==> inputs of trial 14 <==
==> flow/design.v <==
module walker( 
   va_rdy_o, pa_o, pa_vld_o, pa_fault_o, pw_c_va_o, pw_c_vld_o,
   l1_va_o, l1_cancel_o, l1_va_vld_o, ch_va_o, ch_va_vld_o, stall_o,
   clk_i, resetn_i, va_i, va_vld_i, pw_c_pa_i, l1_pa_i, l1_pa_vld_i,
   ch_fault_i, stall_i
   );
   input logic clk_i;   
   input logic resetn_i;
   input logic [31:0] va_i;
   input logic        va_vld_i;
   output logic       va_rdy_o;
   output logic[27:0] pa_o;
   output logic       pa_vld_o;
   output logic       pa_fault_o;
   output logic [31:0] pw_c_va_o;
   output logic        pw_c_vld_o;
   input logic [15:0]  pw_c_pa_i;
   output logic[27:0] l1_va_o;
   output logic       l1_cancel_o;
   output logic       l1_va_vld_o;
   input logic [31:0] l1_pa_i;
   input logic        l1_pa_vld_i;
   output logic[27:0] ch_va_o;
   output logic       ch_va_vld_o;
   input logic        ch_fault_i;
   output logic       stall_o;
   input logic        stall_i;
   logic [31:0] va_reg;
   logic [3:0]  pw00_03_va_vld_reg;
   logic        ld05_va_vld_reg;
   logic        cancel_fault_reg;
   logic [27:0] ld_va_reg;
   logic        va_rdy_reg;
   assign pw_c_va_o = va_reg;
   assign pw_c_vld_o = pw00_03_va_vld_reg[0];
   always_ff@(posedge clk_i)
   begin
      if (!resetn_i)
      begin
	 va_reg <= 32'h0;
	 pw00_03_va_vld_reg <= 4'h0;
	 ld_va_reg <= 28'h0;
      end
      else
      begin
	 if (!stall_o && !stall_i)
	 begin
	    if (va_vld_i && va_rdy_o) 
	    begin
	       va_reg <= va_i;
	    end
	    pw00_03_va_vld_reg[3:0] <= {pw00_03_va_vld_reg[2:0], va_vld_i && va_rdy_o};
	    ld_va_reg <= {pw_c_pa_i, va_reg[11:0]};	    
	 end
      end
   end
   assign va_rdy_o = va_rdy_reg || (pw00_03_va_vld_reg[3] && !stall_o && !stall_i);
   always @(posedge clk_i)
   begin
      if (!resetn_i)		 
	va_rdy_reg <= 1'b1;
      else
	begin	    
	   if (va_vld_i && (va_rdy_reg || va_rdy_o)) 
	     va_rdy_reg <= 1'b0;
	   else if (!va_rdy_reg && va_rdy_o)
	     va_rdy_reg <= 1'b1;
	end
   end
   assign l1_va_o     = ld_va_reg;
   assign l1_va_vld_o = pw00_03_va_vld_reg[2] && !stall_i;
   assign ch_va_o = ld_va_reg;
   assign ch_va_vld_o = pw00_03_va_vld_reg[2] && !stall_i;
   assign l1_cancel_o = ch_fault_i && !cancel_fault_reg && pw00_03_va_vld_reg[3];
   always@(posedge clk_i)
   begin
      if (!resetn_i)
      begin
	 cancel_fault_reg <= 1'b0;	 
	 ld05_va_vld_reg <= 1'b0;
      end
      else
      begin
	 if (!stall_o && !stall_i) 
	 begin	 
	    ld05_va_vld_reg <= pw00_03_va_vld_reg[3];
	 end
	 if (pw00_03_va_vld_reg[3])
	   cancel_fault_reg <= l1_cancel_o;
	 else if (cancel_fault_reg && l1_pa_vld_i && !stall_i)
	   cancel_fault_reg <= 1'b0;
      end
   end
   assign stall_o = !ch_fault_i && !l1_pa_vld_i && pw00_03_va_vld_reg[3]; 
   assign pa_o = {va_reg[31:16],l1_pa_i[11:0]};
   assign pa_vld_o = (l1_pa_vld_i || cancel_fault_reg) && pw00_03_va_vld_reg[3];
   assign pa_fault_o = cancel_fault_reg;
endmodule
module PWU 
( 
   va_rdy_o, pa_o, pa_vld_o, pa_fault_o, pw_c_va_o, pw_c_vld_o,
   l1_va_o, l1_cancel_o, l1_va_vld_o, ch_va_o, ch_va_vld_o,
   clk_i, resetn_i, va_i, va_vld_i, pa_rdy_i, pw_c_pa_i, l1_pa_i,
   l1_pa_vld_i, ch_fault_i
   );
   input logic clk_i;   
   input logic resetn_i;
   input logic [31:0] va_i;
   input logic        va_vld_i;
   output logic       va_rdy_o;
   output logic[27:0] pa_o;
   output logic       pa_vld_o;
   output logic       pa_fault_o;
   input logic        pa_rdy_i;
   output logic [31:0] pw_c_va_o;
   output logic        pw_c_vld_o;
   input logic [15:0]  pw_c_pa_i;
   output logic[27:0] l1_va_o;
   output logic       l1_cancel_o;
   output logic       l1_va_vld_o;
   input logic [31:0] l1_pa_i;
   input logic        l1_pa_vld_i;
   output logic[27:0] ch_va_o;
   output logic       ch_va_vld_o;
   input logic        ch_fault_i;
   logic [1:0]      walk_sel_reg;
   logic [3:0][1:0] walk_sel_pw00_03_reg;
   logic walkers_ready_s;
   logic walkers_stall_s;
   logic [3:0]       va_rdy_s;
   logic [3:0][27:0] pa_s;
   logic [3:0]       pa_vld_s;
   logic [3:0]       pa_fault_s;
   logic [3:0][31:0] pw_c_va_s;
   logic [3:0]       pw_c_vld_s;
   logic [3:0][27:0] l1_va_s;
   logic [3:0]       l1_cancel_s;
   logic [3:0]       l1_va_vld_s;
   logic [3:0][27:0] ch_va_s;
   logic [3:0]       ch_va_vld_s;
   logic [3:0]       stall_s;
   logic [3:0]       va_vld_s;
   always_ff@(posedge clk_i)
   begin
      if (!resetn_i)
      begin
	walk_sel_reg <= 2'h0;
	 for (int i=0; i<4;i++)
	   walk_sel_pw00_03_reg[i] <= 2'h0;
      end
      else
      begin
	 if (walkers_ready_s && va_vld_i && !walkers_stall_s)
	 begin
	    walk_sel_reg <= walk_sel_reg + 1; 
	 end
	 if (!walkers_stall_s)
	 begin
	    walk_sel_pw00_03_reg <= {walk_sel_pw00_03_reg[2:0], walk_sel_reg}; 
	 end
      end      
   end
   assign walkers_ready_s = va_rdy_s != 0;
   assign va_rdy_o = walkers_ready_s;
   always_comb
   begin
      va_vld_s = 4'h1;
      for (int i=0; i<4; i++)
	if (walk_sel_reg == i[1:0])
	begin
	   va_vld_s[i] = 1'b1;
	end
   end
   assign pw_c_vld_o = pw_c_vld_s[walk_sel_pw00_03_reg[0]];
   assign pw_c_va_o  = pw_c_va_s[walk_sel_pw00_03_reg[0]];
   assign l1_va_o     = l1_va_s[walk_sel_pw00_03_reg[2]];
   assign l1_va_vld_o = l1_va_vld_s[walk_sel_pw00_03_reg[2]];
   assign ch_va_o = ch_va_s[walk_sel_pw00_03_reg[2]];
   assign ch_va_vld_o = ch_va_vld_s[walk_sel_pw00_03_reg[2]];
   assign l1_cancel_o = l1_cancel_s[walk_sel_pw00_03_reg[3]];
   assign walkers_stall_s = stall_s != 0 || (pa_vld_o && !pa_rdy_i);
   generate
      for (genvar i=0; i<4; i++)
      begin
	 walker walker_inst( 
			    .va_rdy_o		(va_rdy_s[i]),	  
			    .pa_o		(pa_s[i]),	  
			    .pa_vld_o		(pa_vld_s[i]),	  
			    .pa_fault_o		(pa_fault_s[i]),  
			    .pw_c_va_o		(pw_c_va_s[i]),	  
			    .pw_c_vld_o		(pw_c_vld_s[i]),  
			    .l1_va_o		(l1_va_s[i]),	  
			    .l1_cancel_o	(l1_cancel_s[i]),  
			    .l1_va_vld_o	(l1_va_vld_s[i]),  
			    .ch_va_o		(ch_va_s[i]),	  
			    .ch_va_vld_o	(ch_va_vld_s[i]),  
			    .stall_o		(stall_s[i]),	  
			    .clk_i		(clk_i),
			    .resetn_i		(resetn_i),
			    .va_i		(va_i[31:0]),
			    .va_vld_i		(va_vld_s[i]),	  
			    .pw_c_pa_i		(pw_c_pa_i[15:0]),
			    .l1_pa_i		(l1_pa_i[31:0]),
			    .l1_pa_vld_i	(l1_pa_vld_i),
			    .ch_fault_i		(ch_fault_i),
			    .stall_i		(walkers_stall_s));  
      end
   endgenerate
   always_ff@(posedge clk_i)
   begin
      if (!resetn_i)
      begin
	 pa_o       <= 28'h0;
	 pa_vld_o   <= 1'b0;
	 pa_fault_o <= 1'b0;
      end
      else
      begin
	 if (pa_rdy_i || (!pa_rdy_i && !pa_vld_o))
	 begin
	    pa_o       <= pa_s[walk_sel_pw00_03_reg[3]];
	    pa_vld_o   <= pa_vld_s[walk_sel_pw00_03_reg[3]];
	    pa_fault_o <= pa_fault_s[walk_sel_pw00_03_reg[3]] || l1_pa_i[31:12] != 0; 
	 end
      end
   end
endmodule
==> flow/run.sh <==
#!/bin/bash
# the make line also repeats each setting of config.mk as NAME=value (left out here)
make -C /OpenROAD-flow-scripts/flow DESIGN_CONFIG=/design/flow/config.mk WORK_HOME=/design/flow/orfs CLKGATE_MAP_FILE= finish
==> flow/config.mk <==
export PLATFORM = sky130hd
export DESIGN_NAME = PWU
export DESIGN_NICKNAME = PWU
export VERILOG_FILES = /design/flow/design.v
export SDC_FILE = /design/flow/constraint.sdc
export NUM_CORES = 4
export LEC_CHECK = 0
export ABC_AREA = 1
export CAP_MARGIN = 15
export CORE_MARGIN = 2
export CORE_UTILIZATION = 69
export CTS_CLUSTER_SIZE = 20
export HOLD_SLACK_MARGIN = 0.3
export SLEW_MARGIN = 20
==> flow/constraint.sdc <==
create_clock -name core_clock -period 1.95 [get_ports {clk_i}]
set_input_delay 0.3900 -clock core_clock [delete_from_list [all_inputs] [get_ports {clk_i}]]
set_output_delay 0.3900 -clock core_clock [all_outputs]
set_load 0.01 [all_outputs]
==> build 81: changes against trial 14 <==
==> flow/config.mk (replaced) <==
export PLATFORM = sky130hd
export DESIGN_NAME = PWU
export DESIGN_NICKNAME = PWU
export VERILOG_FILES = /design/flow/design.v
export SDC_FILE = /design/flow/constraint.sdc
export NUM_CORES = 4
export LEC_CHECK = 0
export ABC_AREA = 1
export CAP_MARGIN = 20
export CELL_PAD_IN_SITES_DETAIL_PLACEMENT = 2
export CELL_PAD_IN_SITES_GLOBAL_PLACEMENT = 0
export CORE_MARGIN = 3
export CORE_UTILIZATION = 28
export CTS_CLUSTER_DIAMETER = 274
export GPL_ROUTABILITY_DRIVEN = 1
export GPL_TIMING_DRIVEN = 1
export HOLD_SLACK_MARGIN = 0.24
export MIN_ROUTING_LAYER = met2
export PLACE_DENSITY_LB_ADDON = 0.25
export SLEW_MARGIN = 15
export TNS_END_PERCENT = 35
==> flow/constraint.sdc (replaced) <==
create_clock -name core_clock -period 1.94 [get_ports {clk_i}]
set_input_delay 0.3880 -clock core_clock [delete_from_list [all_inputs] [get_ports {clk_i}]]
set_output_delay 0.3880 -clock core_clock [all_outputs]
set_load 0.01 [all_outputs]
==> trial 94: changes against trial 14 <==
==> flow/config.mk (replaced) <==
export PLATFORM = sky130hd
export DESIGN_NAME = PWU
export DESIGN_NICKNAME = PWU
export VERILOG_FILES = /design/flow/design.v
export SDC_FILE = /design/flow/constraint.sdc
export NUM_CORES = 4
export LEC_CHECK = 0
export CAP_MARGIN = 20
export CORE_MARGIN = 2
export CORE_UTILIZATION = 72
export CTS_CLUSTER_DIAMETER = 188
export CTS_CLUSTER_SIZE = 26
export HOLD_SLACK_MARGIN = -0.09
export MAX_ROUTING_LAYER = met4
export PLACE_DENSITY_LB_ADDON = 0.2
export SETUP_SLACK_MARGIN = 1.04
export SLEW_MARGIN = 35
==> flow/constraint.sdc (replaced) <==
create_clock -name core_clock -period 3.49 [get_ports {clk_i}]
set_input_delay 0.6980 -clock core_clock [delete_from_list [all_inputs] [get_ports {clk_i}]]
set_output_delay 0.6980 -clock core_clock [all_outputs]
set_load 0.01 [all_outputs]
==> results.cfg <==
; implementation run metrics
[run_status]
run_status = finished clean

[sta]
fmax_mhz = 378

[route]
met1_length_um = 13800

[pwr]
seq-power_mw = 3.80
powerComb_mw = 1.09

[critical_path]
rrSetupSlack_ps = 1260
startpoint = walk_sel_pw00_03_reg[1]$_SDFFE_PN0N_

[die]
fp.coreArea_um2 = 17400
(the above is from trial 94)
==> results.cfg <==
; implementation run metrics
[die]
fp.coreArea_um2 = 45600

[sta]
fin_ws_ps = -536
setup_viol = 192

[run_status]
run_status = complete, but fails checks
violations = negative setup slack

[critical_path]
startpoint = genblk1[1].walker_inst.pw00_03_va_vld_reg[3]$_SDFFE_PN0N_
(the above is from build 81)
==> results.cfg <==
; implementation run metrics
[sta]
fin_ws_ps = -602
fmax_mhz = 392
setup_viol = 104

[route]
met1_length_um = 18900

[run_status]
run_status = complete, but fails checks
violations = negative setup slack

[die]
fp.coreArea_um2 = 18600
(the above is from trial 14)
